// enduro_video
module enduro_video(iRST_n,
                    iVGA_CLK,
                    show_cars,
                    car_user_x,
                    car2_x,
                    car2_y,
                    car3_x,
                    car3_y,
                    oBLANK_n,
                    oHS,
                    oVS,
                    b_data,
                    g_data,
                    r_data);
==> flow/config.mk <==
export PLATFORM = sky130hd
export DESIGN_NAME = enduro_video
export DESIGN_NICKNAME = enduro_video
export VERILOG_FILES = /design/flow/design.v
export SDC_FILE = /design/flow/constraint.sdc
export NUM_CORES = 4
export LEC_CHECK = 0
export CAP_MARGIN = 5
export CORE_MARGIN = 2
export CORE_UTILIZATION = 72
export CTS_CLUSTER_DIAMETER = 26
export CTS_CLUSTER_SIZE = 41
export HOLD_SLACK_MARGIN = -0.04
export SETUP_SLACK_MARGIN = 0.82
export SLEW_MARGIN = 35
==> flow/constraint.sdc <==
create_clock -name core_clock -period 6.32 [get_ports {iVGA_CLK}]
set_input_delay 1.2640 -clock core_clock [delete_from_list [all_inputs] [get_ports {iVGA_CLK}]]
set_output_delay 1.2640 -clock core_clock [all_outputs]
set_load 0.01 [all_outputs]
run.sh (not shown) runs the stock make flow with config.mk's settings and CLKGATE_MAP_FILE=.
The starting point produced a layout that fails on setup timing.
Change:
- CAP_MARGIN: 5 -> 20
- CORE_UTILIZATION: 72 -> 40
- CTS_CLUSTER_DIAMETER: 26 -> unset
- CTS_CLUSTER_SIZE: 41 -> unset
- HOLD_SLACK_MARGIN: -0.04 -> unset
- SETUP_SLACK_MARGIN: 0.82 -> unset
- SLEW_MARGIN: 35 -> 20
- clock period: 6.32 -> 8.67 ns (I/O delays scaled with it)
Result: This time the run finished with timing, DRC and antenna clean; via count shrinks by 15%; critical path depth decreases by 1; final area goes down by 8.7%; global-route usage went down by 24 points; final cell count came out higher by 1.8%.
Change:
- CORE_UTILIZATION: 40 -> 69
- CTS_CLUSTER_SIZE: unset -> 99
- clock period: 8.67 -> 13.3 ns (I/O delays scaled with it)
What happened:
- The changed run finished with timing, DRC and antenna clean
- total power decreases by 33%
- flip-flop count does not change
- first-iteration DRC count climbs by about 26%
- global-route usage goes up by 18 points
- wire length barely changes
- sequential power drops by about 35%
- non-clock buffer count shrinks by 22
- sequential share of layout area increases by 0.11 points
- design area came out lower by about 2.4%
- count of clock-buffer cells in the layout stays the same
- clock skew stays flat
Change:
- CORE_UTILIZATION: 69 -> 66
- CTS_CLUSTER_SIZE: 99 -> unset
- clock period: 13.3 -> 9.88 ns (I/O delays scaled with it)
Effect: The new run completed without violations; core utilization falls by 3.4 points; critical path depth rises by 1; power rises by a quarter to a third; sequential share of layout area barely changes; first-iteration DRC count falls by a few percent; clock-buffer cell count rises by 1; synthesized cell count is unchanged; via count is about the same; cell area rises slightly; worst hold slack gets worse by 0.0062 ns; global-route usage falls by 1.0 points.
Change:
- CORE_UTILIZATION: 66 -> 38
- CTS_CLUSTER_DIAMETER: unset -> 380
- CTS_CLUSTER_SIZE: unset -> 100
- HOLD_SLACK_MARGIN: unset -> 0.23
- clock period: 9.88 -> 15.0 ns (I/O delays scaled with it)
Outcome: The changed run produced a clean layout; cell area rose slightly; non-clock buffer count stays the same; routed wire length came out lower by a few percent; setup slack improves by 5.0 ns; flip-flop count is unchanged; utilization decreases by 29 points.
Change:
- CORE_UTILIZATION: 38 -> 72
- CTS_CLUSTER_DIAMETER: 380 -> 273
- CTS_CLUSTER_SIZE: 100 -> 98
- HOLD_SLACK_MARGIN: 0.23 -> unset
Effect: The new run completed without violations. Setup slack got worse by 0.24 ns. Cell count came out lower by 9.8%. Count of clock-buffer cells in the layout came out lower by 1. Fmax came out lower by 2.8%. Design area came out lower by 2.2%. Wire length came out higher by 2.2%. Via count came out higher by 8.3%.

---

build 71:
Starting RTL as in the previous note.
Settings: LEC_CHECK=0, CAP_MARGIN=30, CORE_MARGIN=2, CORE_UTILIZATION=72, CTS_CLUSTER_DIAMETER=26, CTS_CLUSTER_SIZE=11, HOLD_SLACK_MARGIN=0.29, PLACE_DENSITY_LB_ADDON=0.19, SETUP_SLACK_MARGIN=1.65, SLEW_MARGIN=0; clock period 7.29 ns.
What build 80 does differently from build 71 at the input level:
-- flow/config.mk --
<<< build 71, line 8
export CAP_MARGIN = 30
>>> build 80, line 8
export CAP_MARGIN = 5
<<< build 71, line 12
export CTS_CLUSTER_SIZE = 11
export HOLD_SLACK_MARGIN = 0.29
export PLACE_DENSITY_LB_ADDON = 0.19
export SETUP_SLACK_MARGIN = 1.65
export SLEW_MARGIN = 0
>>> build 80, line 12
export CTS_CLUSTER_SIZE = 80
export SETUP_SLACK_MARGIN = 0.82
export SLEW_MARGIN = 40
==> flow/constraint.sdc <==
create_clock -name core_clock -period 6.32 [get_ports {iVGA_CLK}]
set_input_delay 1.2640 -clock core_clock [delete_from_list [all_inputs] [get_ports {iVGA_CLK}]]
set_output_delay 1.2640 -clock core_clock [all_outputs]
set_load 0.01 [all_outputs]
Findings:
- Looking only at overall track demand over capacity in global routing, and setting everything else aside, the lower value of build 80 and build 71 goes to build 71.
- Build 80 vs build 71 — worst reg2reg path depth climbed by a few percent
- What the final checks of build 80 revealed, after a flow that finished every stage, was a layout that fails on negative setup slack.
- Going from build 71 to build 80, met2 usage in global routing has increased, relative contribution of sequential cells to total power has decreased, least setup slack across all paths after layout went down, number of global-route vias before repair now sits higher.
- Comparing build 71 with build 80, the number of flip-flops and latches in the synthesized netlist came out essentially unchanged.
- In the reports for build 80 and build 71, the larger post-layout total power belongs to build 80.
#### Input delta (build 1 over build 80)
-- flow/config.mk --
<<< build 80, line 8
export CAP_MARGIN = 5
>>> build 1, line 8
export CAP_MARGIN = 20
<<< build 80, line 10
export CORE_UTILIZATION = 72
export CTS_CLUSTER_DIAMETER = 26
export CTS_CLUSTER_SIZE = 80
export SETUP_SLACK_MARGIN = 0.82
export SLEW_MARGIN = 40
>>> build 1, line 10
export CORE_UTILIZATION = 40
export SLEW_MARGIN = 20
==> flow/constraint.sdc <==
create_clock -name core_clock -period 15.0 [get_ports {iVGA_CLK}]
set_input_delay 3.0000 -clock core_clock [delete_from_list [all_inputs] [get_ports {iVGA_CLK}]]
set_output_delay 3.0000 -clock core_clock [all_outputs]
set_load 0.01 [all_outputs]
Results
- Build 1: full flow OK, the timing, DRC and antenna checks passed
- Overall via count from detail_route: build 1 < build 80
- Overall die height grows by more than a quarter when moving from build 80 to build 1.
- Going from build 80 to build 1, number of ordinary and repair buffers in the finished layout shrank by more than half.
- Combinational group share of total power: build 1 and build 80 compared, higher one is build 80
- Comparing build 1 with build 80, the portion of the layout cell area used by clock cells came out essentially unchanged.
- Transition time of the tightest slew-check pin in build 1 is 160 ps higher than in build 80
- From build 1 to build 80, area fraction in full adders, half adders and majority gates did not move at all.
Power and IR drop assume default switching activity.
